$ cat design.v
module FIR_low_pass_filter(
	input clk,
	input rst,
	input [7:0]FIR_IN,
	output reg [16:0]FIR_OUT
);
reg[7:0] delay_pipeline1;
reg[7:0] delay_pipeline2;
reg[7:0] delay_pipeline3;
reg[7:0] delay_pipeline4;
reg[7:0] delay_pipeline5;
reg[7:0] delay_pipeline6;
reg[7:0] delay_pipeline7;
reg[7:0] delay_pipeline8;
reg[7:0] delay_pipeline9;
wire[7:0] coeff1 = 8'd7;	 
wire[7:0] coeff2 = 8'd5;
wire[7:0] coeff3 = 8'd51;
wire[7:0] coeff4 = 8'd135;
wire[7:0] coeff5 = 8'd179;
wire[7:0] coeff6 = 8'd135;
wire[7:0] coeff7 = 8'd51;
wire[7:0] coeff8 = 8'd5;
wire[7:0] coeff9 = 8'd7;
reg signed [16:0] multi_data1 ; 
reg signed [16:0] multi_data2 ;
reg signed [16:0] multi_data3 ;
reg signed [16:0] multi_data4 ;
reg signed [16:0] multi_data5 ;
reg signed [16:0] multi_data6 ;
reg signed [16:0] multi_data7 ;
reg signed [16:0] multi_data8 ;
reg signed [16:0] multi_data9 ;
always@(posedge clk or negedge rst)
if(!rst)
begin
	delay_pipeline1 <= 8'b0 ;
	delay_pipeline2 <= 8'b0 ;
	delay_pipeline3 <= 8'b0 ;
	delay_pipeline4 <= 8'b0 ;
	delay_pipeline5 <= 8'b0 ;
	delay_pipeline6 <= 8'b0 ;
	delay_pipeline7 <= 8'b0 ;
	delay_pipeline8 <= 8'b0 ;
	delay_pipeline9 <= 8'b0 ;
end
else
begin
	delay_pipeline1 <= FIR_IN;
	delay_pipeline2 <= delay_pipeline1 ;
	delay_pipeline3 <= delay_pipeline2 ;
	delay_pipeline4 <= delay_pipeline3 ;
	delay_pipeline5 <= delay_pipeline4 ;
	delay_pipeline6 <= delay_pipeline5 ;
	delay_pipeline7 <= delay_pipeline6 ;
	delay_pipeline8 <= delay_pipeline7 ;
	delay_pipeline9 <= delay_pipeline8 ;
end
always@(posedge clk or negedge rst)  
	if(!rst)
		multi_data1 <= 17'b0 ;
	else
		multi_data1 <= delay_pipeline1*coeff1 ;
always@(posedge clk or negedge rst)  
	if(!rst)
		multi_data2 <= 17'b0 ;
	else
		multi_data2 <= delay_pipeline2*coeff2 ;
always@(posedge clk or negedge rst)  
	if(!rst)
		multi_data3 <= 17'b0 ;
	else
		multi_data3 <= delay_pipeline3*coeff3 ;
always@(posedge clk or negedge rst)  
	if(!rst)
		multi_data4 <= 17'b0 ;
	else
		multi_data4 <= delay_pipeline4*coeff4 ;
always@(posedge clk or negedge rst)  
	if(!rst)
		multi_data5 <= 17'b0 ;
	else
		multi_data5 <= delay_pipeline5*coeff5 ;
always@(posedge clk or negedge rst)  
	if(!rst)
		multi_data6 <= 17'b0 ;
	else
		multi_data6 <= delay_pipeline6*coeff6 ;
always@(posedge clk or negedge rst)  
	if(!rst)
		multi_data7 <= 17'b0 ;
	else
		multi_data7 <= delay_pipeline7*coeff7 ;
always@(posedge clk or negedge rst)  
	if(!rst)
		multi_data8 <= 17'b0 ;
	else
		multi_data8 <= delay_pipeline8*coeff8 ;
always@(posedge clk or negedge rst)  
	if(!rst)
		multi_data9 <= 17'b0 ;
	else
		multi_data9 <= delay_pipeline9*coeff9 ;
always@(posedge clk or negedge rst)
	if(!rst)
		FIR_OUT <= 16'b0 ;
	else
		FIR_OUT <= multi_data1 + multi_data2 + multi_data3 + multi_data4 +multi_data5 + multi_data6 + multi_data7 + multi_data8 + multi_data9 ;
endmodule
$ cat constraint.sdc
create_clock -name core_clock -period 3.32 [get_ports {clk}]
set_input_delay 0.6640 -clock core_clock [delete_from_list [all_inputs] [get_ports {clk}]]
set_output_delay 0.6640 -clock core_clock [all_outputs]
set_load 0.01 [all_outputs]
$ cat run.sh
#!/bin/bash
# the make line also repeats each setting of config.mk as NAME=value (left out here)
make -C /OpenROAD-flow-scripts/flow DESIGN_CONFIG=/design/flow/config.mk WORK_HOME=/design/flow/orfs CLKGATE_MAP_FILE= finish
$ cat config.mk
export PLATFORM = sky130hd
export DESIGN_NAME = FIR_low_pass_filter
export DESIGN_NICKNAME = FIR_low_pass_filter
export VERILOG_FILES = /design/flow/design.v
export SDC_FILE = /design/flow/constraint.sdc
export NUM_CORES = 4
export LEC_CHECK = 0
export ABC_AREA = 1
export CAP_MARGIN = 15
export CELL_PAD_IN_SITES_DETAIL_PLACEMENT = 0
export CORE_ASPECT_RATIO = 1.05
export CORE_MARGIN = 2
export CORE_UTILIZATION = 72
export CTS_CLUSTER_DIAMETER = 293
export CTS_CLUSTER_SIZE = 81
export GPL_ROUTABILITY_DRIVEN = 0
export HOLD_SLACK_MARGIN = 0.09
export MAX_ROUTING_LAYER = met5
export MIN_ROUTING_LAYER = met1
export PLACE_DENSITY = 0.35
export SETUP_SLACK_MARGIN = -0.22
export SLEW_MARGIN = 20
export TNS_END_PERCENT = 85
==> results of run 1 <==
[metal layers]
metal / routed length (um) / GRT usage, % / part of all wire (%) / up-vias
li1: - / - / - / 5093
met1: 14100 / 41.6 / 41 / 5224
met2: 17400 / 55.8 / 51 / 315
met3: 1470 / 4.63 / 4.3 / 88
met4: 1090 / 10.8 / 3.2 / 0
met5: 0 / 0 / 0 / -
[timing repair]
action,4_1_cts,5_1_grt
endpoints found under the hold margin,0,0
resized,36,49
setup endpoints to repair,15,20
setup buffers,2,1
hold buffers,0,0
pin swaps,31,25
[stage by stage]
stage	hold slack [ps]
after global placement	369
after detailed placement	368
after floorplan	360
final	273
after CTS	293
after global routing	321
[final cells by class]
type,count,share of cell area [%]
Antenna cell,1,0.0144
Timing Repair Buffer,69,3.55
Tap cell,280,2.02
Sequential cell,199,28.7
Clock buffer,19,2.49
Clock inverter,13,0.944
Multi-Input combinational cell,996,53.3
Inverter,416,9.00
==> impl_metrics.json, run 1 <==
{
  "outcome": "complete, but fails checks",
  "so_faults": "setup timing",
  "die-area_um2": 22600,
  "grt_pass1_wl_um": 55800,
  "synth_seq_share_pct": 32.2,
  "clockRootBuffer": "clkbuf_16",
  "cp-start-kind": "flop",
  "simple_gate_share_pct": 12.4,
  "syn-cell-area_um2": 15400,
  "fp-utilization_pct": 73.7,
  "yosysChipArea_um2": 15400,
  "top_area_share_pct": 32.2,
  "crit_cells": 17,
  "arrival_ps": 4080,
  "critical_path_class": "flop to flop",
  "r2r-start": "multi_data1[5]$_DFF_PN0_",
  "cts-buffers-inserted": 17,
  "area.growth.synth_to_final_pct": 12.4,
  "fa_ha_area_share_pct": 38.8,
  "flop_area_um2": 4980,
  "fin_nets": 2098,
  "cts-htree-levels": 4,
  "place_ws_ps": -466,
  "antenna_found_initial": 1,
  "grt_max_degree": 87,
  "clock_path_buffers": 2,
  "cts_tree": "built",
  "fin_crit_ps": 3750,
  "warnings": 41,
  "hold_viol_final": 0,
  "dpl.hpwl_um": 27100,
  "syn_area_per_cell_um2": 9.59,
  "topCellsByArea": "dfrtp_1 (32%), fa_1 (19%), ha_1 (19%)",
  "finalMaxSlewViolations": 0,
  "hold_class": "input pin to asynchronous set/reset pin",
  "drt_first_pass_iters": 5,
  "wl_um": 34100,
  "synthCells": 1611,
  "fin_worst_skew_ps": 11.7,
  "vias": 10720,
  "clock_latency_ps": 440,
  "clock_sink_count": 199,
  "cp_num_buf_inv": 4,
  "die_w_um": 147,
  "final_util_pct": 82.9,
  "yosysWarnings": 1,
  "ys.flops": 199,
  "dieHeight_um": 154,
  "synthArstFlopShare_pct": 100,
  "setup_ws_ps": -429,
  "mux_area_share_pct": 0,
  "ant_nets": 0,
  "endpoint": "FIR_OUT[12]$_DFF_PN0_",
  "tightest_slew_ps": 689,
  "logic_family": "adder cells",
  "synth_top_cell_by_count": "inv_1",
  "ys_cells": 1611,
  "synthXorXnorAreaFrac_pct": 3.35,
  "logic_area_um2": 9250,
  "cp.required_ps": 3650,
  "layout.cells.non_filler": 1993,
  "cp-end-kind": "flop",
  "compound_area_share_pct": 3.05,
  "fin_crit_sh_pct": 113,
  "rsz0062_at_grt": "yes",
  "fmax_mhz": 267,
  "setup_violations": 20,
  "ff_type": "dfrtp_1",
  "overflow": 0,
  "r2r-end": "FIR_OUT[12]$_DFF_PN0_",
  "rows": 54,
  "core_area_um2": 20900,
  "crit_chain": "inv_1, fa_1, inv_1, fa_1, fa_1, inv_1, fa_1, inv_1, ha_4, nand2_1, nand2_1, nand2_1, nand3_4, nand2_4, nand2_2, nand2_2, nand2_1",
  "yosysUniqueCellTypes": 27,
  "rrSetupSlack_ps": -430,
  "path_max_fanout": 4,
  "detail_route.wl_per_cell_um": 17.1,
  "cp_top_family": "adder cells",
  "grtUsageTotal_pct": 32.0,
  "cts.clk_slew.worst_paths_ps": 80,
  "place_area_um2": 16400,
  "dp.cells": 1958,
  "r2r_cells": 17,
  "post-route-cell-area_um2": 17400,
  "maxCapViolations": 0,
  "max-slew-margin-rel_pct": 54.1,
  "filler_cell_count": 1264,
  "critPathMaxStageDelay_ps": 550,
  "drtIter0Drc": 673,
  "cp-startpoint": "multi_data1[5]$_DFF_PN0_",
  "route.detailed.drc": 0,
  "grt_pass1_vias": 11146,
  "critical_path.slowest_cell": "fa_1",
  "avgViaCountPerCell": 5.38,
  "io_pins": 27,
  "netlist_top_cells_count": "inv_1 (415), nand2_1 (286), ha_1 (239)",
  "syn_nets": 2010,
  "port_buffers": 26,
  "edf_count": 0,
  "fin_tns_setup_ps": -4900,
  "yosysTopAreaCell": "dfrtp_1"
}
==> run 2, diff against run 1 <==
- ABC_AREA: 1 -> not set
- CAP_MARGIN: 15 -> 5
- CELL_PAD_IN_SITES_DETAIL_PLACEMENT: 0 -> not set
- CELL_PAD_IN_SITES_GLOBAL_PLACEMENT: not set -> 0
- CORE_ASPECT_RATIO: 1.05 -> 0.91
- CORE_MARGIN: 2 -> 5
- CORE_UTILIZATION: 72 -> 40
- CTS_CLUSTER_DIAMETER: 293 -> 330
- CTS_CLUSTER_SIZE: 81 -> 94
- GPL_ROUTABILITY_DRIVEN: 0 -> 1
- GPL_TIMING_DRIVEN: not set -> 1
- HOLD_SLACK_MARGIN: 0.09 -> -0.08
- MIN_ROUTING_LAYER: met1 -> not set
- PLACE_DENSITY: 0.35 -> not set
- SETUP_SLACK_MARGIN: -0.22 -> 1.54
- SLEW_MARGIN: 20 -> 10
- TNS_END_PERCENT: 85 -> not set
- clock period: 3.32 -> 7.0 ns (I/O delays scaled with it)
==> impl_metrics.json, run 2 <==
{
  "overflow": 0,
  "grt_pass1_wl_um": 48300,
  "clock_latency_ps": 450,
  "hold_buffers": 0,
  "die_w_um": 210,
  "core_area_um2": 35800,
  "clockRootBuffer": "clkbuf_16",
  "critical_path_class": "flop to flop",
  "synth_seq_share_pct": 34.3,
  "antenna_found_initial": 0,
  "fa_ha_area_share_pct": 41.3,
  "hold_depth": 0,
  "min_to": "delay_pipeline9[1]$_DFF_PN0_",
  "synthXorXnorAreaFrac_pct": 5.01,
  "cts.clk_slew.worst_paths_ps": 90,
  "logic_area_um2": 8380,
  "max-slew-margin-rel_pct": 41.7,
  "edf_count": 0,
  "crit_chain": "inv_1, fa_1, inv_1, fa_1, fa_1, inv_1, fa_1, inv_1, ha_1, inv_1, fa_1, nor2b_4, o31a_1, o41ai_4, or2_4, a41o_1, xnor2_1",
  "simple_gate_share_pct": 3.60,
  "fmax_mhz": 222,
  "layout.cells.non_filler": 1800,
  "tightest_slew_ps": 874,
  "cp_top_family": "adder cells",
  "cp-startpoint": "delay_pipeline3[1]$_DFF_PN0_",
  "hold_ws_ps": 418,
  "io_pins": 27,
  "syn-cell-area_um2": 14500,
  "filler_cell_count": 3323,
  "gp_congestion": 0.821,
  "yosysWarnings": 1,
  "fin_worst_skew_ps": 15.5,
  "fin_crit_sh_pct": 64.4,
  "cp.required_ps": 7320,
  "top_area_share_pct": 34.3,
  "detail_route.wl_per_cell_um": 15.9,
  "cp_num_buf_inv": 5,
  "grtUsageTotal_pct": 15.4,
  "syn_area_per_cell_um2": 11.5,
  "r2r-end": "FIR_OUT[16]$_DFF_PN0_",
  "rrSetupSlack_ps": 2490,
  "route.detailed.drc": 0,
  "ff_type": "dfrtp_1",
  "clock_path_buffers": 2,
  "fin_tns_setup_ps": 0,
  "topCellsByArea": "dfrtp_1 (34%), fa_1 (21%), ha_1 (21%)",
  "r2r-start": "delay_pipeline3[1]$_DFF_PN0_",
  "cts-buffers-inserted": 17,
  "logic_family": "adder cells",
  "warnings": 36,
  "yosysChipArea_um2": 14500,
  "vias": 8418,
  "antenna_cells": 0,
  "clock_sink_count": 199,
  "ant_nets": 0,
  "area.growth.synth_to_final_pct": 10.4,
  "critPathMaxStageDelay_ps": 540,
  "fp-utilization_pct": 40.5,
  "outcome": "finished clean",
  "ys.flops": 199,
  "crit_cells": 17,
  "place_area_um2": 15400,
  "cp-end-kind": "flop",
  "post-route-cell-area_um2": 16000,
  "fin_crit_ps": 4510,
  "path_max_fanout": 4,
  "cts_setup_buffers": 0,
  "critical_path.slowest_cell": "fa_1",
  "hold_viol_final": 0,
  "netlist_top_cells_count": "inv_1 (308), ha_1 (239), dfrtp_1 (199)",
  "wl_um": 28700,
  "hold_start": "delay_pipeline8[1]$_DFF_PN0_",
  "cts-htree-levels": 4,
  "avgViaCountPerCell": 4.68,
  "ctsResizeCount": 0,
  "ys_cells": 1265,
  "maxCapViolations": 0,
  "grt_max_degree": 80,
  "yosysUniqueCellTypes": 48,
  "synthArstFlopShare_pct": 100,
  "yosysTopAreaCell": "dfrtp_1",
  "dpl.hpwl_um": 23400,
  "rsz0062_at_grt": "no",
  "synth_top_cell_by_count": "inv_1",
  "compound_area_share_pct": 7.77,
  "setup_violations": 0,
  "mux_area_share_pct": 0.0689,
  "drt_first_pass_iters": 4,
  "drtIter0Drc": 381,
  "dieHeight_um": 192,
  "endpoint": "FIR_OUT[16]$_DFF_PN0_",
  "syn_nets": 1664,
  "rows": 66,
  "arrival_ps": 4830,
  "hold_class": "flop to flop",
  "r2r_cells": 17,
  "synthCells": 1265,
  "finalMaxSlewViolations": 0,
  "dp.cells": 1768,
  "port_buffers": 26,
  "fin_nets": 1710,
  "die-area_um2": 40200,
  "cp-start-kind": "flop",
  "flop_area_um2": 4980,
  "cts_tree": "built",
  "grt_pass1_vias": 8967
}
run 2: area by class of cell:
class / instances / area share (%)
Multi-Input combinational cell: 757 / 52.3
Sequential cell: 199 / 31.1
Inverter: 308 / 7.21
Tap cell: 476 / 3.71
Clock buffer: 17 / 2.65
Timing Repair Buffer: 28 / 1.74
Clock inverter: 15 / 1.35
run 2: through the flow:
step | utilization, % | setup WS [ps]
CTS | 44.7 | 2470
floorplan | - | 2710
global placement | 42.9 | 2520
global route | 44.7 | 2280
detailed placement | 42.9 | 2470
finish | 44.7 | 2490
run 2: routing by layer:
| metal | up-vias | wire [um] | track usage [%] |
|---|---|---|---|
| met3 | 12 | 922 | 2.48 |
| met4 | 0 | 226 | 2.84 |
| met2 | 85 | 12900 | 24.0 |
| li1 | 4099 | - | - |
| met1 | 4222 | 14700 | 23.1 |
| met5 | - | 0 | 0 |
==> run 3, diff against run 2 <==
- ABC_AREA: not set -> 1
- CELL_PAD_IN_SITES_DETAIL_PLACEMENT: not set -> 0
- CELL_PAD_IN_SITES_GLOBAL_PLACEMENT: 0 -> 3
- CORE_ASPECT_RATIO: 0.91 -> not set
- CORE_MARGIN: 5 -> 2
- CTS_CLUSTER_DIAMETER: 330 -> 24
- CTS_CLUSTER_SIZE: 94 -> 62
- GPL_ROUTABILITY_DRIVEN: 1 -> 0
- GPL_TIMING_DRIVEN: 1 -> 0
- HOLD_SLACK_MARGIN: -0.08 -> -0.06
- MAX_ROUTING_LAYER: met5 -> not set
- MIN_ROUTING_LAYER: not set -> met1
- PLACE_DENSITY: not set -> 0.53
- SETUP_SLACK_MARGIN: 1.54 -> 0.82
- SLEW_MARGIN: 10 -> 20
- clock period: 7.0 -> 3.36 ns (I/O delays scaled with it)
==> impl_metrics.json, run 3 <==
{
  "grt_max_degree": 100,
  "ys.flops": 199,
  "logic_family": "adder cells",
  "crit_chain": "inv_2, fa_1, inv_2, fa_1, fa_1, inv_1, fa_1, inv_2, ha_4, inv_2, fa_2, nor2_4, nor2_4, nor2_1, nor2_1, xnor2_1",
  "setup_violations": 14,
  "dpl.hpwl_um": 30500,
  "endpoint": "FIR_OUT[10]$_DFF_PN0_",
  "fin_crit_ps": 3670,
  "dieHeight_um": 200,
  "place_ws_ps": -493,
  "clock_latency_ps": 460,
  "io_pins": 27,
  "fin_crit_sh_pct": 109,
  "hold_class": "input pin to asynchronous set/reset pin",
  "cp-startpoint": "multi_data1[2]$_DFF_PN0_",
  "cp_top_family": "adder cells",
  "clockRootBuffer": "clkbuf_16",
  "fmax_mhz": 272,
  "cts.clk_slew.worst_paths_ps": 80,
  "cts-buffers-inserted": 17,
  "cp-start-kind": "flop",
  "fa_ha_area_share_pct": 38.8,
  "synth_top_cell_by_count": "inv_1",
  "cts_tree": "built",
  "topCellsByArea": "dfrtp_1 (32%), fa_1 (19%), ha_1 (19%)",
  "syn_area_per_cell_um2": 9.59,
  "r2r-start": "multi_data1[2]$_DFF_PN0_",
  "tightest_slew_ps": 511,
  "grt.busiest_layer": "met2",
  "critPathMaxStageDelay_ps": 540,
  "area.growth.synth_to_final_pct": 32.7,
  "syn-cell-area_um2": 15400,
  "place_area_um2": 17000,
  "outcome": "complete, but fails checks",
  "port_buffers": 26,
  "maxCapViolations": 0,
  "simple_gate_share_pct": 12.4,
  "antenna_found_initial": 0,
  "synthArstFlopShare_pct": 100,
  "synth_seq_share_pct": 32.2,
  "yosysTopAreaCell": "dfrtp_1",
  "flop_area_um2": 5030,
  "cp-end-kind": "flop",
  "ys_cells": 1611,
  "synthCells": 1611,
  "post-route-cell-area_um2": 20500,
  "rrSetupSlack_ps": -310,
  "grt_pass1_wl_um": 60600,
  "r2r_cells": 16,
  "rows": 71,
  "cts-htree-levels": 4,
  "critical_path.slowest_cell": "fa_1",
  "rsz0062_at_grt": "yes",
  "fin_worst_skew_ps": 15.5,
  "grt_pass1_vias": 11128,
  "yosysChipArea_um2": 15400,
  "antenna_cells": 0,
  "edf_count": 0,
  "grtUsageTotal_pct": 19.6,
  "drt_first_pass_iters": 4,
  "route.detailed.drc": 0,
  "filler_cell_count": 3445,
  "finalMaxSlewViolations": 0,
  "wl_um": 37400,
  "die_w_um": 200,
  "fp-utilization_pct": 40.8,
  "cp.required_ps": 3700,
  "hold_ws_ps": 0.127,
  "top_area_share_pct": 32.2,
  "r2r-end": "FIR_OUT[10]$_DFF_PN0_",
  "die-area_um2": 40200,
  "clock_path_buffers": 2,
  "drtIter0Drc": 403,
  "yosysUniqueCellTypes": 27,
  "critical_path_class": "flop to flop",
  "avgViaCountPerCell": 4.55,
  "setup_ws_ps": -314,
  "synthXorXnorAreaFrac_pct": 3.35,
  "hold_viol_final": 0,
  "logic_area_um2": 11400,
  "arrival_ps": 4010,
  "cp_num_buf_inv": 5,
  "netlist_top_cells_count": "inv_1 (415), nand2_1 (286), ha_1 (239)",
  "overflow": 0,
  "warnings": 41,
  "yosysWarnings": 1,
  "grtUsageMet3_pct": 2.63,
  "core_area_um2": 37800,
  "use_met2_pct": 32.7,
  "clock_sink_count": 199,
  "final_util_pct": 54.2,
  "path_max_fanout": 3,
  "crit_cells": 16,
  "vias": 10379,
  "syn_nets": 2010,
  "mux_area_share_pct": 0,
  "fin_nets": 2156,
  "ff_type": "dfrtp_1",
  "use_met1_pct": 27.8,
  "detail_route.wl_per_cell_um": 16.4,
  "ant_nets": 0,
  "max-slew-margin-rel_pct": 66.0,
  "compound_area_share_pct": 3.05,
  "so_faults": "setup timing"
}
## run 3: area by class of cell
cell class,instances,share of cell area (%)
sequential,199,24.5
multi-input combinational,996,55.7
tap,511,3.12
clock inverter,13,0.855
clock buffer,19,2.16
inverter,416,7.70
timing repair buffer,127,5.90
## run 3: per-layer routing
layer  wire [um]  vias up
met5           0        -
met4         270        0
met3         705       18
met2       18200       50
met1       18200     5098
li1            -     5213
## run 3: repair_timing
item,4_1_cts,5_1_grt
setup buffers,62,37
hold buffers,0,0
pin swaps,139,156
resized,311,180
endpoints found under the setup margin,65,63
## run 3: through the flow
step	TNS [ps]	std cells
finish	-2660	2281
CTS	-2930	2244
floorplan	-381	1611
global route	-4430	2281
detailed placement	-4030	2150
global placement	-1296080	2148
==> run 4, diff against run 3 <==
- CAP_MARGIN: 5 -> 20
- CELL_PAD_IN_SITES_GLOBAL_PLACEMENT: 3 -> not set
- CORE_ASPECT_RATIO: not set -> 1.05
- CORE_MARGIN: 2 -> 3
- CORE_UTILIZATION: 40 -> 70
- CTS_CLUSTER_DIAMETER: 24 -> 293
- CTS_CLUSTER_SIZE: 62 -> 81
- GPL_TIMING_DRIVEN: 0 -> not set
- HOLD_SLACK_MARGIN: -0.06 -> 0.09
- MAX_ROUTING_LAYER: not set -> met5
- PLACE_DENSITY: 0.53 -> not set
- PLACE_DENSITY_LB_ADDON: not set -> 0.26
- SETUP_SLACK_MARGIN: 0.82 -> not set
- TNS_END_PERCENT: not set -> 85
- clock period: 3.36 -> 3.73 ns (I/O delays scaled with it)
==> impl_metrics.json, run 4 <==
{
  "cp-start-kind": "flop",
  "drtIter0Drc": 772,
  "fa_ha_area_share_pct": 38.8,
  "finalMaxSlewViolations": 0,
  "path_max_fanout": 3,
  "logic_family": "adder cells",
  "setup_ws_ps": -141,
  "ant_nets": 0,
  "dpl.hpwl_um": 27600,
  "warnings": 38,
  "netlist_top_cells_count": "inv_1 (415), nand2_1 (286), ha_1 (239)",
  "fin_crit_ps": 3870,
  "clock_sink_count": 199,
  "avgViaCountPerCell": 5.60,
  "rsz0062_at_grt": "yes",
  "simple_gate_share_pct": 12.4,
  "route.detailed.drc": 0,
  "cp-end-kind": "flop",
  "cts-htree-levels": 4,
  "fmax_mhz": 258,
  "die-area_um2": 23900,
  "io_pins": 27,
  "tightest_slew_ps": 756,
  "hold_viol_final": 0,
  "synth_seq_share_pct": 32.2,
  "cp.required_ps": 4090,
  "drt_first_pass_iters": 6,
  "ff_type": "dfrtp_1",
  "outcome": "complete, but fails checks",
  "yosysChipArea_um2": 15400,
  "maxCapViolations": 0,
  "syn_area_per_cell_um2": 9.59,
  "cts_tree": "built",
  "grt_pass1_wl_um": 57900,
  "crit_cells": 16,
  "compound_area_share_pct": 3.05,
  "antenna_found_initial": 1,
  "max-slew-margin-rel_pct": 49.6,
  "clockRootBuffer": "clkbuf_16",
  "yosysTopAreaCell": "dfrtp_1",
  "clock_path_buffers": 2,
  "overflow": 0,
  "r2r_cells": 16,
  "synthXorXnorAreaFrac_pct": 3.35,
  "clock_latency_ps": 450,
  "arrival_ps": 4230,
  "synth_top_cell_by_count": "inv_1",
  "so_faults": "setup timing",
  "cts.clk_slew.worst_paths_ps": 70,
  "grt_pass1_vias": 11589,
  "synthArstFlopShare_pct": 100,
  "fin_crit_sh_pct": 104,
  "critPathMaxStageDelay_ps": 540,
  "synthCells": 1611,
  "port_buffers": 26,
  "area.growth.synth_to_final_pct": 11.4,
  "cp_num_buf_inv": 5,
  "rrSetupSlack_ps": -140,
  "grtUsageTotal_pct": 32.0,
  "ys_cells": 1611,
  "die_w_um": 151,
  "wl_um": 36800,
  "cp_top_family": "adder cells",
  "detail_route.wl_per_cell_um": 18.5,
  "critical_path_class": "flop to flop",
  "topCellsByArea": "dfrtp_1 (32%), fa_1 (19%), ha_1 (19%)",
  "setup_violations": 3,
  "r2r-start": "delay_pipeline3[1]$_DFF_PN0_",
  "critical_path.slowest_cell": "fa_1",
  "cpMostUsedCell": "fa_1",
  "vias": 11119,
  "r2r-end": "FIR_OUT[10]$_DFF_PN0_",
  "grt_max_degree": 92,
  "antenna_cells": 0,
  "crit_chain": "inv_1, fa_1, inv_2, fa_1, fa_1, inv_2, fa_1, inv_1, ha_2, inv_2, fa_2, nor2_2, nor2_2, nor2_1, nor2_1, xnor2_1",
  "fin_nets": 2086,
  "top_area_share_pct": 32.2,
  "hold_ws_ps": 314,
  "cp-startpoint": "delay_pipeline3[1]$_DFF_PN0_",
  "yosysUniqueCellTypes": 27,
  "edf_count": 0,
  "filler_cell_count": 1277,
  "cts-buffers-inserted": 17,
  "hold_buffers": 0,
  "ys.flops": 199,
  "rows": 55,
  "endpoint": "FIR_OUT[10]$_DFF_PN0_",
  "hold_class": "input pin to asynchronous set/reset pin",
  "fp-utilization_pct": 71.5,
  "core_area_um2": 21600,
  "yosysWarnings": 1,
  "fin_worst_skew_ps": 11.3,
  "syn-cell-area_um2": 15400,
  "mux_area_share_pct": 0,
  "syn_nets": 2010,
  "dieHeight_um": 158,
  "place_ws_ps": -89.6,
  "place_area_um2": 16300,
  "post-route-cell-area_um2": 17200
}
## run 4: cell type report
cell class                 instances  area [um2]  share of cell area [%]
clock inverter                    13         159                   0.924
inverter                         416        1560                    9.08
multi-input combinational        996        9210                    53.5
sequential                       199        4980                    28.9
tap                              285         357                    2.07
clock buffer                      18         429                    2.49
timing repair buffer              57         513                    2.98
## run 4: routing by layer
layer	up-vias	GRT usage (%)	routed length [um]
li1	5063	-	-
met1	5521	38.9	13900
met2	393	55.9	18900
met3	140	6.24	2140
met4	2	13.8	1820
met5	-	0	14
## run 4: what timing repair did
action	in CTS	in global routing
pin swaps	8	48
resized	14	75
hold endpoints to repair	0	0
endpoints found under the setup margin	10	12
setup buffers	1	5
## run 4: metrics by stage
stage                     std cells  setup TNS [ps]  utilization, %
final                          1984            -230            79.6
after detailed placement       1947            -413            75.3
after global routing           1984           -1110            79.6
after global placement         1947           -10.6            75.3
after CTS                      1979           -8.73            78.4
after floorplan                1611               0               -
==> run 5, diff against run 4 <==
- ABC_AREA: 1 -> 0
- CELL_PAD_IN_SITES_DETAIL_PLACEMENT: 0 -> 1
- CORE_ASPECT_RATIO: 1.05 -> 1.92
- CORE_MARGIN: 3 -> 9
- CORE_UTILIZATION: 70 -> 40
- GPL_ROUTABILITY_DRIVEN: 0 -> 1
- MIN_ROUTING_LAYER: met1 -> met2
- SETUP_SLACK_MARGIN: not set -> 0.55
- SLEW_MARGIN: 20 -> 15
- TNS_END_PERCENT: 85 -> 15
- clock period: 3.73 -> 4.02 ns (I/O delays scaled with it)
==> impl_metrics.json, run 5 <==
{
  "io_pins": 27,
  "cp_num_buf_inv": 2,
  "clock_latency_ps": 470,
  "cts.clk_slew.worst_paths_ps": 90,
  "fin_nets": 1755,
  "yosysChipArea_um2": 14500,
  "synth_seq_share_pct": 34.3,
  "cpMostUsedCell": "fa_1",
  "dieHeight_um": 282,
  "syn_nets": 1664,
  "die-area_um2": 43900,
  "avgViaCountPerCell": 7.01,
  "arrival_ps": 4640,
  "hold_class": "input pin to asynchronous set/reset pin",
  "fin_worst_skew_ps": 15.9,
  "crit_chain": "fa_2, fa_1, fa_1, inv_1, fa_1, inv_1, ha_1, o21ai_1, a21oi_2, o41ai_4, or2_4, a41o_1, xnor2_1",
  "endpoint": "FIR_OUT[16]$_DFF_PN0_",
  "synthXorXnorAreaFrac_pct": 5.01,
  "layout.cells.non_filler": 1811,
  "warnings": 40,
  "synth_top_cell_by_count": "inv_1",
  "finalMaxSlewViolations": 0,
  "cts_tree": "built",
  "setup_violations": 8,
  "r2r-end": "FIR_OUT[16]$_DFF_PN0_",
  "grt_pass1_wl_um": 64600,
  "critical_path_class": "flop to flop",
  "grt_max_degree": 97,
  "cp.required_ps": 4350,
  "vias": 12691,
  "critPathMaxStageDelay_ps": 740,
  "r2r_cells": 13,
  "so_faults": "setup timing",
  "critical_path.slowest_cell": "fa_2",
  "filler_cell_count": 3773,
  "dp.cells": 1776,
  "max-slew-margin-rel_pct": 39.6,
  "hold_viol_final": 0,
  "gp_congestion": 0.902,
  "cts-buffers-inserted": 17,
  "yosysTopAreaCell": "dfrtp_1",
  "top_area_share_pct": 34.3,
  "path_max_fanout": 4,
  "port_buffers": 26,
  "area.growth.synth_to_final_pct": 16.4,
  "syn_area_per_cell_um2": 11.5,
  "rsz0062_at_grt": "yes",
  "topCellsByArea": "dfrtp_1 (34%), fa_1 (21%), ha_1 (21%)",
  "clockRootBuffer": "clkbuf_16",
  "cp-startpoint": "multi_data5[7]$_DFF_PN0_",
  "yosysWarnings": 1,
  "cp_top_family": "adder cells",
  "netlist_top_cells_count": "inv_1 (308), ha_1 (239), dfrtp_1 (199)",
  "cp-start-kind": "flop",
  "cp-end-kind": "flop",
  "clock_sink_count": 199,
  "synthArstFlopShare_pct": 100,
  "yosysUniqueCellTypes": 48,
  "route.detailed.drc": 0,
  "synthCells": 1265,
  "antenna_found_initial": 0,
  "detail_route.wl_per_cell_um": 23.7,
  "simple_gate_share_pct": 3.60,
  "maxCapViolations": 0,
  "die_w_um": 156,
  "mux_area_share_pct": 0.0689,
  "logic_family": "adder cells",
  "ys.flops": 199,
  "core_area_um2": 35800,
  "compound_area_share_pct": 7.77,
  "setup_ws_ps": -287,
  "ff_type": "dfrtp_1",
  "overflow": 0,
  "grtUsageTotal_pct": 30.6,
  "drtIter0Drc": 1882,
  "fin_crit_ps": 4310,
  "hold_buffers": 0,
  "fin_crit_sh_pct": 107,
  "dpl.hpwl_um": 30700,
  "wl_um": 43000,
  "rrSetupSlack_ps": -290,
  "cts-htree-levels": 4,
  "ant_nets": 0,
  "drt_first_pass_iters": 7,
  "edf_count": 0,
  "fmax_mhz": 232,
  "fa_ha_area_share_pct": 41.3,
  "tightest_slew_ps": 899,
  "crit_cells": 13,
  "clock_path_buffers": 2,
  "grt_pass1_vias": 15324,
  "fp-utilization_pct": 40.6,
  "ys_cells": 1265,
  "rows": 96,
  "outcome": "complete, but fails checks",
  "final_util_pct": 47.2,
  "r2r-start": "multi_data5[7]$_DFF_PN0_",
  "syn-cell-area_um2": 14500
}
run 5: routing by layer:
layer	up-vias	global-route usage, %	wire length [um]
li1	4154	-	-
met1	4724	-	0
met2	3471	40.9	25600
met3	332	34.5	13900
met4	10	6.39	3190
met5	-	5.91	296
run 5: layout make-up:
type	instances	area, um2	share of cell area (%)
Timing Repair Buffer	73	641	3.79
Inverter	308	1160	6.85
Antenna cell	1	2.50	0.0148
Tap cell	441	552	3.26
Sequential cell	199	4990	29.5
Multi-Input combinational cell	757	8930	52.8
Clock buffer	17	425	2.52
Clock inverter	15	201	1.19
run 5: what timing repair did:
item	4_1_cts	5_1_grt
setup endpoints to repair	30	44
cloned	0	0
resized	30	101
buffers inserted	0	2
pin swaps	35	60
run 5: metrics by stage:
stage          hold slack [ps]  worst slack, ps  setup TNS (ps)  instance area, um2
5_1_grt                    456             -387           -2260               16900
3_3_place_gp               411             -232           -1200               15700
4_1_cts                    438             -242            -701               16500
6_report                   415             -287           -1030               16900
2_1_floorplan              360            -89.5           -89.5               14500
3_5_place_dp               416             -286           -2000               15700
==> run 6, diff against run 5 <==
- ABC_AREA: 0 -> 1
- CAP_MARGIN: 20 -> 0
- CELL_PAD_IN_SITES_DETAIL_PLACEMENT: 1 -> not set
- CORE_ASPECT_RATIO: 1.92 -> not set
- CORE_MARGIN: 9 -> 2
- CORE_UTILIZATION: 40 -> 72
- CTS_CLUSTER_DIAMETER: 293 -> 206
- CTS_CLUSTER_SIZE: 81 -> 90
- GPL_ROUTABILITY_DRIVEN: 1 -> not set
- HOLD_SLACK_MARGIN: 0.09 -> not set
- MAX_ROUTING_LAYER: met5 -> not set
- MIN_ROUTING_LAYER: met2 -> not set
- PLACE_DENSITY: not set -> 0.35
- PLACE_DENSITY_LB_ADDON: 0.26 -> not set
- SETUP_SLACK_MARGIN: 0.55 -> -0.23
- SLEW_MARGIN: 15 -> 40
- TNS_END_PERCENT: 15 -> not set
- clock period: 4.02 -> 3.2 ns (I/O delays scaled with it)
==> impl_metrics.json, run 6 <==
{
  "outcome": "complete, but fails checks",
  "so_faults": "setup timing",
  "r2r_cells": 14,
  "fin_crit_sh_pct": 116,
  "edf_count": 0,
  "fmax_mhz": 270,
  "ys_cells": 1611,
  "syn_area_per_cell_um2": 9.59,
  "hold_class": "input pin to asynchronous set/reset pin",
  "route.detailed.drc": 0,
  "filler_cell_count": 1150,
  "vias": 10839,
  "gp_congestion": 0.897,
  "grt_pass1_vias": 11017,
  "cpMostUsedCell": "fa_1",
  "antenna_found_initial": 1,
  "setup_ws_ps": -506,
  "yosysUniqueCellTypes": 27,
  "io_pins": 27,
  "cp-end-kind": "flop",
  "critical_path_class": "flop to flop",
  "endpoint": "FIR_OUT[10]$_DFF_PN0_",
  "logic_family": "adder cells",
  "rsz0062_at_grt": "yes",
  "port_buffers": 26,
  "clock_path_buffers": 2,
  "path_max_fanout": 3,
  "rows": 53,
  "yosysTopAreaCell": "dfrtp_1",
  "drt_first_pass_iters": 5,
  "setup_violations": 23,
  "detail_route.wl_per_cell_um": 17.9,
  "mux_area_share_pct": 0,
  "avgViaCountPerCell": 5.42,
  "synthXorXnorAreaFrac_pct": 3.35,
  "syn-cell-area_um2": 15400,
  "compound_area_share_pct": 3.05,
  "cts-buffers-inserted": 17,
  "critical_path.slowest_cell": "fa_1",
  "cp-start-kind": "flop",
  "ant_nets": 0,
  "finalMaxSlewViolations": 0,
  "grt_max_degree": 70,
  "fin_crit_ps": 3710,
  "cp_top_family": "adder cells",
  "fin_nets": 2111,
  "die-area_um2": 22600,
  "tightest_slew_ps": 446,
  "simple_gate_share_pct": 12.4,
  "cts-htree-levels": 4,
  "arrival_ps": 4050,
  "r2r-end": "FIR_OUT[10]$_DFF_PN0_",
  "synthCells": 1611,
  "grt_pass1_wl_um": 54900,
  "clockRootBuffer": "clkbuf_16",
  "hold_ws_ps": 139,
  "core_area_um2": 21000,
  "cp_num_buf_inv": 3,
  "yosysWarnings": 1,
  "topCellsByArea": "dfrtp_1 (32%), fa_1 (19%), ha_1 (19%)",
  "dieHeight_um": 150,
  "clock_latency_ps": 450,
  "wl_um": 35800,
  "synthArstFlopShare_pct": 100,
  "r2r-start": "multi_data4[1]$_DFF_PN0_",
  "crit_cells": 14,
  "area.growth.synth_to_final_pct": 15.0,
  "max-slew-margin-rel_pct": 70.3,
  "critPathMaxStageDelay_ps": 570,
  "netlist_top_cells_count": "inv_1 (415), nand2_1 (286), ha_1 (239)",
  "ys.flops": 199,
  "crit_chain": "fa_1, fa_1, fa_1, inv_1, fa_1, inv_1, ha_2, inv_2, fa_2, nor2_4, nor2_4, nor2_2, nor2_1, xnor2_1",
  "synth_seq_share_pct": 32.2,
  "top_area_share_pct": 32.2,
  "cts.clk_slew.worst_paths_ps": 80,
  "overflow": 0,
  "syn_nets": 2010,
  "drtIter0Drc": 500,
  "cp-startpoint": "multi_data4[1]$_DFF_PN0_",
  "die_w_um": 150,
  "rrSetupSlack_ps": -510,
  "hold_buffers": 0,
  "synth_top_cell_by_count": "inv_1",
  "dpl.hpwl_um": 27600,
  "cts_tree": "built",
  "warnings": 41,
  "fa_ha_area_share_pct": 38.8,
  "yosysChipArea_um2": 15400,
  "fp-utilization_pct": 73.5,
  "clock_sink_count": 199,
  "hold_viol_final": 0,
  "ff_type": "dfrtp_1",
  "place_ws_ps": -480,
  "grtUsageTotal_pct": 32.5,
  "cp.required_ps": 3550,
  "maxCapViolations": 0,
  "antenna_cells": 0,
  "fin_worst_skew_ps": 17.1
}
run 6: metrics by stage:
stage / instance area, um2 / cells / setup TNS [ps] / util [%]
final: 17800 / 2000 / -7140 / 84.5
after global routing: 17800 / 2000 / -10030 / 84.5
after CTS: 17300 / 1997 / -6520 / 82.5
after detailed placement: 16600 / 1962 / -8050 / 78.9
after global placement: 16600 / 1962 / -6510 / 78.9
after floorplan: 15600 / 1611 / -2550 / -
run 6: final cells by class:
type	instances	area [um2]	share of cell area, %
clock buffer	18	429	2.42
clock inverter	14	209	1.18
inverter	416	1560	8.79
multi-input combinational	996	9500	53.5
sequential	199	4980	28.0
tap	275	344	1.94
timing repair buffer	82	741	4.17
run 6: metal layers:
layer,global-route usage [%],share of wire [%]
met5,0,0.036
met2,56.3,51
met3,5.06,4.5
met1,42.4,41
met4,9.86,3.4
run 6: timing repair:
action | CTS | global route
resized | 31 | 99
pin swaps | 26 | 51
setup buffers | 6 | 5
setup endpoints to repair | 22 | 24
==> run 7, diff against run 6 <==
- SLEW_MARGIN: 40 -> 20
- clock period: 3.2 -> 3.25 ns (I/O delays scaled with it)
==> impl_metrics.json, run 7 <==
{
  "drtIter0Drc": 497,
  "syn_nets": 2010,
  "cts_tree": "built",
  "netlist_top_cells_count": "inv_1 (415), nand2_1 (286), ha_1 (239)",
  "synthCells": 1611,
  "cp-end-kind": "flop",
  "tightest_slew_ps": 588,
  "grtUsageTotal_pct": 31.7,
  "hold_ws_ps": 191,
  "fin_crit_sh_pct": 113,
  "logic_family": "adder cells",
  "clock_latency_ps": 450,
  "cts-buffers-inserted": 17,
  "ys.flops": 199,
  "core_area_um2": 21000,
  "detail_route.wl_per_cell_um": 17.2,
  "ys_cells": 1611,
  "fin_nets": 2105,
  "cp_num_buf_inv": 5,
  "logic_area_um2": 9450,
  "topCellsByArea": "dfrtp_1 (32%), fa_1 (19%), ha_1 (19%)",
  "yosysWarnings": 1,
  "r2r-end": "FIR_OUT[10]$_DFF_PN0_",
  "grt_pass1_wl_um": 54300,
  "top_area_share_pct": 32.2,
  "yosysTopAreaCell": "dfrtp_1",
  "crit_chain": "inv_2, fa_1, inv_1, fa_1, fa_1, inv_1, fa_1, inv_1, ha_2, inv_2, fa_2, nor2_2, nor2_2, nor2_1, nor2_1, xnor2_1",
  "yosysUniqueCellTypes": 27,
  "max-slew-margin-rel_pct": 60.8,
  "cpMostUsedCell": "fa_1",
  "arrival_ps": 4020,
  "finalMaxSlewViolations": 0,
  "rrSetupSlack_ps": -430,
  "syn-cell-area_um2": 15400,
  "filler_cell_count": 1197,
  "fin_crit_ps": 3680,
  "synthArstFlopShare_pct": 100,
  "cp-start-kind": "flop",
  "cp-startpoint": "multi_data1[2]$_DFF_PN0_",
  "antenna_found_initial": 2,
  "clockRootBuffer": "clkbuf_16",
  "hold_class": "input pin to asynchronous set/reset pin",
  "mux_area_share_pct": 0,
  "hold_viol_final": 0,
  "synth_seq_share_pct": 32.2,
  "cts.clk_slew.worst_paths_ps": 80,
  "dieHeight_um": 150,
  "fa_ha_area_share_pct": 38.8,
  "critical_path_class": "flop to flop",
  "fmax_mhz": 272,
  "dpl.hpwl_um": 27500,
  "setup_violations": 23,
  "crit_cells": 16,
  "maxCapViolations": 0,
  "critPathMaxStageDelay_ps": 540,
  "drt_first_pass_iters": 5,
  "flop_area_um2": 4980,
  "path_max_fanout": 3,
  "overflow": 0,
  "vias": 10715,
  "port_buffers": 26,
  "rows": 53,
  "die_w_um": 150,
  "synthXorXnorAreaFrac_pct": 3.35,
  "setup_ws_ps": -432,
  "grt_pass1_vias": 11044,
  "endpoint": "FIR_OUT[10]$_DFF_PN0_",
  "compound_area_share_pct": 3.05,
  "synth_top_cell_by_count": "inv_1",
  "rsz0062_at_grt": "yes",
  "io_pins": 27,
  "fin_tns_setup_ps": -6590,
  "cts-htree-levels": 4,
  "edf_count": 0,
  "hold_buffers": 0,
  "fp-utilization_pct": 73.5,
  "cp_top_family": "adder cells",
  "outcome": "complete, but fails checks",
  "warnings": 41,
  "place_area_um2": 16500,
  "gp_congestion": 0.928,
  "antenna_cells": 0,
  "cp.required_ps": 3590,
  "r2r_cells": 16,
  "so_faults": "setup timing",
  "r2r-start": "multi_data1[2]$_DFF_PN0_",
  "syn_area_per_cell_um2": 9.59,
  "clock_sink_count": 199,
  "ant_nets": 0,
  "area.growth.synth_to_final_pct": 13.8,
  "simple_gate_share_pct": 12.4,
  "grt_max_degree": 73,
  "critical_path.slowest_cell": "fa_1",
  "die-area_um2": 22600,
  "fin_worst_skew_ps": 15.2,
  "route.detailed.drc": 0,
  "wl_um": 34200,
  "ff_type": "dfrtp_1",
  "avgViaCountPerCell": 5.38,
  "clock_path_buffers": 2,
  "yosysChipArea_um2": 15400,
  "post-route-cell-area_um2": 17600
}
[run 7: what timing repair did]
item                       CTS  global route
setup endpoints to repair   17            21
gates cloned                 0             0
gates resized               35            93
buffers inserted             0             7
pin swaps                   46            71
[run 7: layout make-up]
| cell class | count | share of cell area, % |
|---|---|---|
| repair buffers | 76 | 3.82 |
| clock inverters | 13 | 0.812 |
| flip-flops and latches | 199 | 28.3 |
| well taps | 275 | 1.96 |
| inverters | 416 | 8.89 |
| multi-input cells | 996 | 53.8 |
| clock buffers | 17 | 2.42 |
[run 7: per-stage QoR]
| stage | setup slack [ps] | std cells | util [%] |
|---|---|---|---|
| after floorplan | -271 | 1611 | - |
| after global placement | -386 | 1958 | 78.7 |
| after detailed placement | -474 | 1958 | 78.7 |
| after CTS | -407 | 1987 | 81.8 |
| after global routing | -570 | 1992 | 83.6 |
| final | -432 | 1992 | 83.6 |
[run 7: routing by layer]
layer | part of all wire [%] | GRT usage, %
met4 | 3.2 | 11.0
met3 | 4.6 | 4.09
met1 | 42 | 42.6
met5 | 0.023 | 0
met2 | 50 | 53.8
==> run 8, diff against run 7 <==
- ABC_AREA: 1 -> 0
- CAP_MARGIN: 0 -> 15
- CELL_PAD_IN_SITES_DETAIL_PLACEMENT: not set -> 1
- CELL_PAD_IN_SITES_GLOBAL_PLACEMENT: not set -> 3
- CORE_ASPECT_RATIO: not set -> 1.92
- CORE_MARGIN: 2 -> 9
- CORE_UTILIZATION: 72 -> 40
- CTS_CLUSTER_DIAMETER: 206 -> 203
- CTS_CLUSTER_SIZE: 90 -> 32
- GPL_ROUTABILITY_DRIVEN: not set -> 1
- HOLD_SLACK_MARGIN: not set -> -0.02
- MAX_ROUTING_LAYER: not set -> met4
- MIN_ROUTING_LAYER: not set -> met2
- PLACE_DENSITY: 0.35 -> not set
- PLACE_DENSITY_LB_ADDON: not set -> 0.14
- SETUP_SLACK_MARGIN: -0.23 -> 0.55
- SLEW_MARGIN: 20 -> 40
- TNS_END_PERCENT: not set -> 15
- clock period: 3.25 -> 4.02 ns (I/O delays scaled with it)
==> impl_metrics.json, run 8 <==
{
  "fmax_mhz": 231,
  "top_area_share_pct": 34.3,
  "cp-start-kind": "flop",
  "area.growth.synth_to_final_pct": 17.5,
  "setup_ws_ps": -308,
  "grt_pass1_vias": 15066,
  "logic_family": "adder cells",
  "gp_congestion": 0.825,
  "netlist_top_cells_count": "inv_1 (308), ha_1 (239), dfrtp_1 (199)",
  "die_w_um": 156,
  "r2r-end": "FIR_OUT[16]$_DFF_PN0_",
  "drt_first_pass_iters": 5,
  "synth_top_cell_by_count": "inv_1",
  "cp-end-kind": "flop",
  "crit_cells": 17,
  "syn_nets": 1664,
  "cp_top_family": "adder cells",
  "hold_ws_ps": 289,
  "syn-cell-area_um2": 14500,
  "antenna_found_initial": 1,
  "rsz0062_at_grt": "yes",
  "cts-htree-levels": 4,
  "grt_pass1_wl_um": 59900,
  "wl_um": 38100,
  "rrSetupSlack_ps": -310,
  "synthArstFlopShare_pct": 100,
  "ys.flops": 199,
  "port_buffers": 26,
  "fin_crit_sh_pct": 108,
  "compound_area_share_pct": 7.77,
  "grt_max_degree": 84,
  "clockRootBuffer": "clkbuf_16",
  "warnings": 39,
  "simple_gate_share_pct": 3.60,
  "fin_nets": 1757,
  "place_ws_ps": -365,
  "edf_count": 0,
  "ys_cells": 1265,
  "hold_viol_final": 0,
  "setup_violations": 6,
  "clock_latency_ps": 480,
  "core_area_um2": 35800,
  "yosysUniqueCellTypes": 48,
  "outcome": "complete, but fails checks",
  "drtIter0Drc": 1157,
  "route.detailed.drc": 0,
  "tightest_slew_ps": 733,
  "critical_path.slowest_cell": "fa_1",
  "dpl.hpwl_um": 30800,
  "endpoint": "FIR_OUT[16]$_DFF_PN0_",
  "filler_cell_count": 3786,
  "avgViaCountPerCell": 6.72,
  "cts-buffers-inserted": 17,
  "clock_sink_count": 199,
  "cp-startpoint": "multi_data3[2]$_DFF_PN0_",
  "cts.clk_slew.worst_paths_ps": 90,
  "cp_num_buf_inv": 5,
  "critical_path_class": "flop to flop",
  "max-slew-margin-rel_pct": 51.1,
  "r2r-start": "multi_data3[2]$_DFF_PN0_",
  "critPathMaxStageDelay_ps": 540,
  "synthXorXnorAreaFrac_pct": 5.01,
  "topCellsByArea": "dfrtp_1 (34%), fa_1 (21%), ha_1 (21%)",
  "so_faults": "setup timing",
  "rows": 96,
  "yosysChipArea_um2": 14500,
  "arrival_ps": 4690,
  "r2r_cells": 17,
  "clock_path_buffers": 2,
  "yosysTopAreaCell": "dfrtp_1",
  "crit_chain": "inv_2, fa_1, inv_2, fa_1, fa_1, inv_1, fa_1, inv_1, ha_2, inv_2, fa_2, nor2b_4, o31a_1, o41ai_4, or2_4, a41o_1, xnor2_1",
  "cts_tree": "built",
  "io_pins": 27,
  "fin_crit_ps": 4330,
  "path_max_fanout": 4,
  "die-area_um2": 43900,
  "syn_area_per_cell_um2": 11.5,
  "cpMostUsedCell": "fa_1",
  "yosysWarnings": 1,
  "fp-utilization_pct": 40.6,
  "fin_worst_skew_ps": 13.0,
  "hold_buffers": 0,
  "dieHeight_um": 282,
  "detail_route.wl_per_cell_um": 21.0,
  "ant_nets": 0,
  "grtUsageTotal_pct": 29.3,
  "finalMaxSlewViolations": 0,
  "mux_area_share_pct": 0.0689,
  "maxCapViolations": 0,
  "fa_ha_area_share_pct": 41.3,
  "synth_seq_share_pct": 34.3,
  "ff_type": "dfrtp_1",
  "overflow": 0,
  "synthCells": 1265,
  "hold_class": "input pin to asynchronous set/reset pin",
  "vias": 12183,
  "cp.required_ps": 4380
}
[run 8: layer usage]
| layer | vias up | share of wire, % | track usage, % |
|---|---|---|---|
| li1 | 4171 | - | - |
| met1 | 4743 | 0 | - |
| met2 | 3099 | 65 | 39.6 |
| met3 | 170 | 30 | 29.9 |
| met4 | 0 | 5.0 | 5.28 |
| met5 | - | 0 | - |
[run 8: stage by stage]
stage / utilization [%] / cells / TNS (ps) / area, um2
2_1_floorplan: - / 1265 / -89.5 / 14500
3_3_place_gp: 43.9 / 1778 / -1880 / 15700
3_5_place_dp: 43.9 / 1778 / -2210 / 15700
4_1_cts: 46.6 / 1811 / -1260 / 16700
5_1_grt: 47.7 / 1813 / -2940 / 17100
6_report: 47.7 / 1814 / -1100 / 17100
[run 8: repair_timing]
item,4_1_cts,5_1_grt
cloned,0,0
pin swaps,52,55
resized,68,90
setup endpoints to repair,33,41
buffers inserted,1,1
[run 8: area by class of cell]
cell class | count | area, um2 | area share, %
inverters | 308 | 1160 | 6.79
diodes | 2 | 5.00 | 0.0293
flip-flops and latches | 199 | 5000 | 29.3
clock buffers | 17 | 425 | 2.49
repair buffers | 75 | 661 | 3.87
well taps | 441 | 552 | 3.23
clock inverters | 15 | 215 | 1.26
multi-input cells | 757 | 9050 | 53.0
==> run 9, diff against run 8 <==
- ABC_AREA: 0 -> 1
- CAP_MARGIN: 15 -> 40
- CELL_PAD_IN_SITES_DETAIL_PLACEMENT: 1 -> not set
- CELL_PAD_IN_SITES_GLOBAL_PLACEMENT: 3 -> not set
- CORE_ASPECT_RATIO: 1.92 -> not set
- CORE_MARGIN: 9 -> 2
- CTS_CLUSTER_DIAMETER: 203 -> not set
- CTS_CLUSTER_SIZE: 32 -> not set
- GPL_ROUTABILITY_DRIVEN: 1 -> 0
- GPL_TIMING_DRIVEN: not set -> 0
- HOLD_SLACK_MARGIN: -0.02 -> not set
- MAX_ROUTING_LAYER: met4 -> not set
- MIN_ROUTING_LAYER: met2 -> met1
- PLACE_DENSITY_LB_ADDON: 0.14 -> 0.24
- SETUP_SLACK_MARGIN: 0.55 -> not set
- SLEW_MARGIN: 40 -> 20
- TNS_END_PERCENT: 15 -> not set
- clock period: 4.02 -> 7.26 ns (I/O delays scaled with it)
==> impl_metrics.json, run 9 <==
{
  "outcome": "finished clean",
  "compound_area_share_pct": 3.05,
  "fin_crit_ps": 4020,
  "critical_path.slowest_cell": "fa_1",
  "core_area_um2": 37800,
  "ys.flops": 199,
  "ant_nets": 0,
  "r2r-start": "multi_data1[2]$_DFF_PN0_",
  "hold_buffers": 0,
  "maxCapViolations": 0,
  "crit_chain": "inv_1, fa_1, inv_1, fa_1, fa_1, inv_1, fa_1, inv_1, ha_1, inv_1, fa_1, nor2_1, nor2_1, inv_1, nand2_1, nand3_1, nand2_1, nand2_1",
  "io_pins": 27,
  "synth_seq_share_pct": 32.2,
  "cts-htree-levels": 4,
  "ys_cells": 1611,
  "top_area_share_pct": 32.2,
  "hold_class": "flop to flop",
  "synthXorXnorAreaFrac_pct": 3.35,
  "tightest_slew_ps": 447,
  "overflow": 0,
  "dpl.hpwl_um": 26700,
  "place_ws_ps": 3250,
  "synth_top_cell_by_count": "inv_1",
  "yosysWarnings": 1,
  "die_w_um": 200,
  "edf_count": 0,
  "fp-utilization_pct": 40.8,
  "vias": 9984,
  "clockRootBuffer": "clkbuf_16",
  "yosysChipArea_um2": 15400,
  "endpoint": "FIR_OUT[14]$_DFF_PN0_",
  "grtUsageTotal_pct": 16.9,
  "flop_area_um2": 4980,
  "fin_crit_sh_pct": 55.3,
  "logic_family": "adder cells",
  "netlist_top_cells_count": "inv_1 (415), nand2_1 (286), ha_1 (239)",
  "die-area_um2": 40200,
  "synthArstFlopShare_pct": 100,
  "logic_area_um2": 8900,
  "detail_route.wl_per_cell_um": 14.5,
  "critical_path_class": "flop to flop",
  "yosysTopAreaCell": "dfrtp_1",
  "clock_sink_count": 199,
  "cp-start-kind": "flop",
  "fmax_mhz": 249,
  "clock_latency_ps": 460,
  "mux_area_share_pct": 0,
  "finalMaxSlewViolations": 0,
  "rrSetupSlack_ps": 3240,
  "rows": 71,
  "grt.busiest_layer": "met2",
  "final_util_pct": 44.9,
  "arrival_ps": 4360,
  "antenna_cells": 0,
  "grt_max_degree": 88,
  "syn_area_per_cell_um2": 9.59,
  "cts_setup_buffers": 0,
  "route.detailed.drc": 0,
  "crit_cells": 18,
  "fin_worst_skew_ps": 14.3,
  "cts_tree": "built",
  "ff_type": "dfrtp_1",
  "setup_violations": 0,
  "critPathMaxStageDelay_ps": 590,
  "grtUsageMet3_pct": 2.76,
  "warnings": 36,
  "hold_start": "delay_pipeline2[1]$_DFF_PN0_",
  "fin_nets": 2057,
  "use_met2_pct": 27.5,
  "drt_first_pass_iters": 5,
  "setup_ws_ps": 3240,
  "clock_path_buffers": 2,
  "cp_num_buf_inv": 6,
  "avgViaCountPerCell": 4.58,
  "cpMostUsedCell": "inv_1",
  "ctsResizeCount": 0,
  "syn-cell-area_um2": 15400,
  "cp_top_family": "adder cells",
  "cts-buffers-inserted": 17,
  "cp-end-kind": "flop",
  "port_buffers": 26,
  "area.growth.synth_to_final_pct": 10.1,
  "hold_depth": 0,
  "path_max_fanout": 3,
  "grt_pass1_wl_um": 53100,
  "fa_ha_area_share_pct": 38.8,
  "yosysUniqueCellTypes": 27,
  "cp.required_ps": 7610,
  "max-slew-margin-rel_pct": 70.2,
  "r2r_cells": 18,
  "rsz0062_at_grt": "no",
  "antenna_found_initial": 1,
  "dieHeight_um": 200,
  "cp-startpoint": "multi_data1[2]$_DFF_PN0_",
  "cts.clk_slew.worst_paths_ps": 80,
  "filler_cell_count": 3594,
  "syn_nets": 2010,
  "grt_pass1_vias": 10294,
  "r2r-end": "FIR_OUT[14]$_DFF_PN0_",
  "simple_gate_share_pct": 12.4,
  "topCellsByArea": "dfrtp_1 (32%), fa_1 (19%), ha_1 (19%)",
  "wl_um": 31700,
  "synthCells": 1611,
  "use_met1_pct": 23.5,
  "min_to": "delay_pipeline3[1]$_DFF_PN0_",
  "drtIter0Drc": 427,
  "hold_viol_final": 0
}
[run 9: metrics by stage]
stage | TNS, ps | instance area, um2 | hold WS, ps | cells
global route | 0 | 17000 | 420 | 2182
finish | 0 | 17000 | 395 | 2182
global placement | -697730 | 16300 | 366 | 2148
floorplan | 0 | 15400 | 360 | 1611
CTS | 0 | 17000 | 397 | 2182
detailed placement | 0 | 16400 | 369 | 2150
[run 9: routing by layer]
layer | vias to the layer above | wire length, um | part of all wire, %
li1 | 5008 | - | -
met1 | 4810 | 15400 | 49
met2 | 131 | 14700 | 46
met3 | 35 | 924 | 2.9
met4 | 0 | 611 | 1.9
met5 | - | 0 | 0
[run 9: layout make-up]
| cell class | count | area share, % |
|---|---|---|
| repair buffers | 28 | 1.88 |
| multi-input cells | 996 | 52.4 |
| flip-flops and latches | 199 | 29.3 |
| clock buffers | 17 | 2.50 |
| clock inverters | 15 | 1.01 |
| well taps | 511 | 3.76 |
| inverters | 416 | 9.19 |
==> run 10, diff against run 9 <==
- CAP_MARGIN: 40 -> 20
- CORE_UTILIZATION: 40 -> 72
- GPL_ROUTABILITY_DRIVEN: 0 -> not set
- GPL_TIMING_DRIVEN: 0 -> not set
- MIN_ROUTING_LAYER: met1 -> not set
- PLACE_DENSITY_LB_ADDON: 0.24 -> not set
- clock period: 7.26 -> 4.62 ns (I/O delays scaled with it)
==> impl_metrics.json, run 10 <==
{
  "synth_seq_share_pct": 32.2,
  "cts-htree-levels": 4,
  "top_area_share_pct": 32.2,
  "rows": 53,
  "hold_start": "delay_pipeline2[1]$_DFF_PN0_",
  "synthCells": 1611,
  "ys_cells": 1611,
  "hold_buffers": 0,
  "critPathMaxStageDelay_ps": 540,
  "cts.clk_slew.worst_paths_ps": 80,
  "dieHeight_um": 150,
  "drtIter0Drc": 506,
  "logic_family": "adder cells",
  "mux_area_share_pct": 0,
  "clock_latency_ps": 450,
  "fin_tns_setup_ps": 0,
  "cp_num_buf_inv": 6,
  "finalMaxSlewViolations": 0,
  "fin_crit_sh_pct": 84.4,
  "antenna_found_initial": 0,
  "critical_path_class": "flop to flop",
  "clock_sink_count": 199,
  "avgViaCountPerCell": 5.37,
  "netlist_top_cells_count": "inv_1 (415), nand2_1 (286), ha_1 (239)",
  "fmax_mhz": 256,
  "min_to": "delay_pipeline3[1]$_DFF_PN0_",
  "clockRootBuffer": "clkbuf_16",
  "yosysChipArea_um2": 15400,
  "syn_area_per_cell_um2": 9.59,
  "hold_class": "flop to flop",
  "path_max_fanout": 3,
  "cp-start-kind": "flop",
  "gp_congestion": 0.931,
  "maxCapViolations": 0,
  "layout.cells.non_filler": 1947,
  "r2r_cells": 17,
  "clock_path_buffers": 2,
  "yosysUniqueCellTypes": 27,
  "syn-cell-area_um2": 15400,
  "arrival_ps": 4240,
  "fa_ha_area_share_pct": 38.8,
  "simple_gate_share_pct": 12.4,
  "grtUsageTotal_pct": 31.6,
  "synthArstFlopShare_pct": 100,
  "cp.required_ps": 4960,
  "grt_pass1_wl_um": 53500,
  "cp-end-kind": "flop",
  "hold_viol_final": 0,
  "grt_max_degree": 109,
  "yosysWarnings": 1,
  "cts_setup_buffers": 0,
  "r2r-start": "multi_data1[2]$_DFF_PN0_",
  "drt_first_pass_iters": 5,
  "setup_violations": 0,
  "cts-buffers-inserted": 17,
  "crit_chain": "inv_1, fa_1, inv_1, fa_1, fa_1, inv_1, fa_1, inv_1, ha_1, inv_1, fa_1, inv_1, nand2_1, nand3_1, nand2_1, nand3_1, nand2_1",
  "antenna_cells": 0,
  "grt_pass1_vias": 10693,
  "max-slew-margin-rel_pct": 44.1,
  "dp.cells": 1915,
  "ys.flops": 199,
  "overflow": 0,
  "edf_count": 0,
  "io_pins": 27,
  "cp_top_family": "adder cells",
  "tightest_slew_ps": 839,
  "yosysTopAreaCell": "dfrtp_1",
  "rrSetupSlack_ps": 720,
  "r2r-end": "FIR_OUT[16]$_DFF_PN0_",
  "cpMostUsedCell": "inv_1",
  "fin_crit_ps": 3900,
  "synth_top_cell_by_count": "inv_1",
  "detail_route.wl_per_cell_um": 16.7,
  "dpl.hpwl_um": 26700,
  "hold_depth": 0,
  "rsz0062_at_grt": "no",
  "syn_nets": 2010,
  "warnings": 40,
  "wl_um": 32500,
  "vias": 10463,
  "port_buffers": 26,
  "cts_tree": "built",
  "route.detailed.drc": 0,
  "cp-startpoint": "multi_data1[2]$_DFF_PN0_",
  "compound_area_share_pct": 3.05,
  "ant_nets": 0,
  "synthXorXnorAreaFrac_pct": 3.35,
  "endpoint": "FIR_OUT[16]$_DFF_PN0_",
  "die-area_um2": 22600,
  "core_area_um2": 21000,
  "ff_type": "dfrtp_1",
  "fp-utilization_pct": 73.5,
  "crit_cells": 17,
  "outcome": "finished clean",
  "ctsResizeCount": 0,
  "area.growth.synth_to_final_pct": 7.96,
  "topCellsByArea": "dfrtp_1 (32%), fa_1 (19%), ha_1 (19%)",
  "die_w_um": 150,
  "fin_worst_skew_ps": 14.4,
  "critical_path.slowest_cell": "fa_1",
  "fin_nets": 2058
}
[run 10: layout make-up]
type                    instances  area [um2]
flip-flops and latches        199        4980
multi-input cells             996        8900
clock inverters                13         156
well taps                     275         344
fillers                      1390        4350
inverters                     416        1560
repair buffers                 29         287
clock buffers                  19         443
[run 10: per-stage QoR]
stage | hold slack, ps | worst slack (ps) | utilization (%) | instance area [um2]
2_1_floorplan | 360 | 971 | - | 15400
3_3_place_gp | 391 | 828 | 76.5 | 16100
3_5_place_dp | 392 | 736 | 76.5 | 16100
4_1_cts | 414 | 727 | 79.3 | 16700
5_1_grt | 411 | 495 | 79.3 | 16700
6_report | 411 | 719 | 79.3 | 16700
[run 10: metal layers]
metal  vias up  GRT usage (%)  part of all wire, %
met3        69           5.12                  4.7
met1      5093           42.1                   43
met5         -              0                    0
met2       287           52.7                   49
met4         0           11.7                  3.4
li1       5014              -                    -
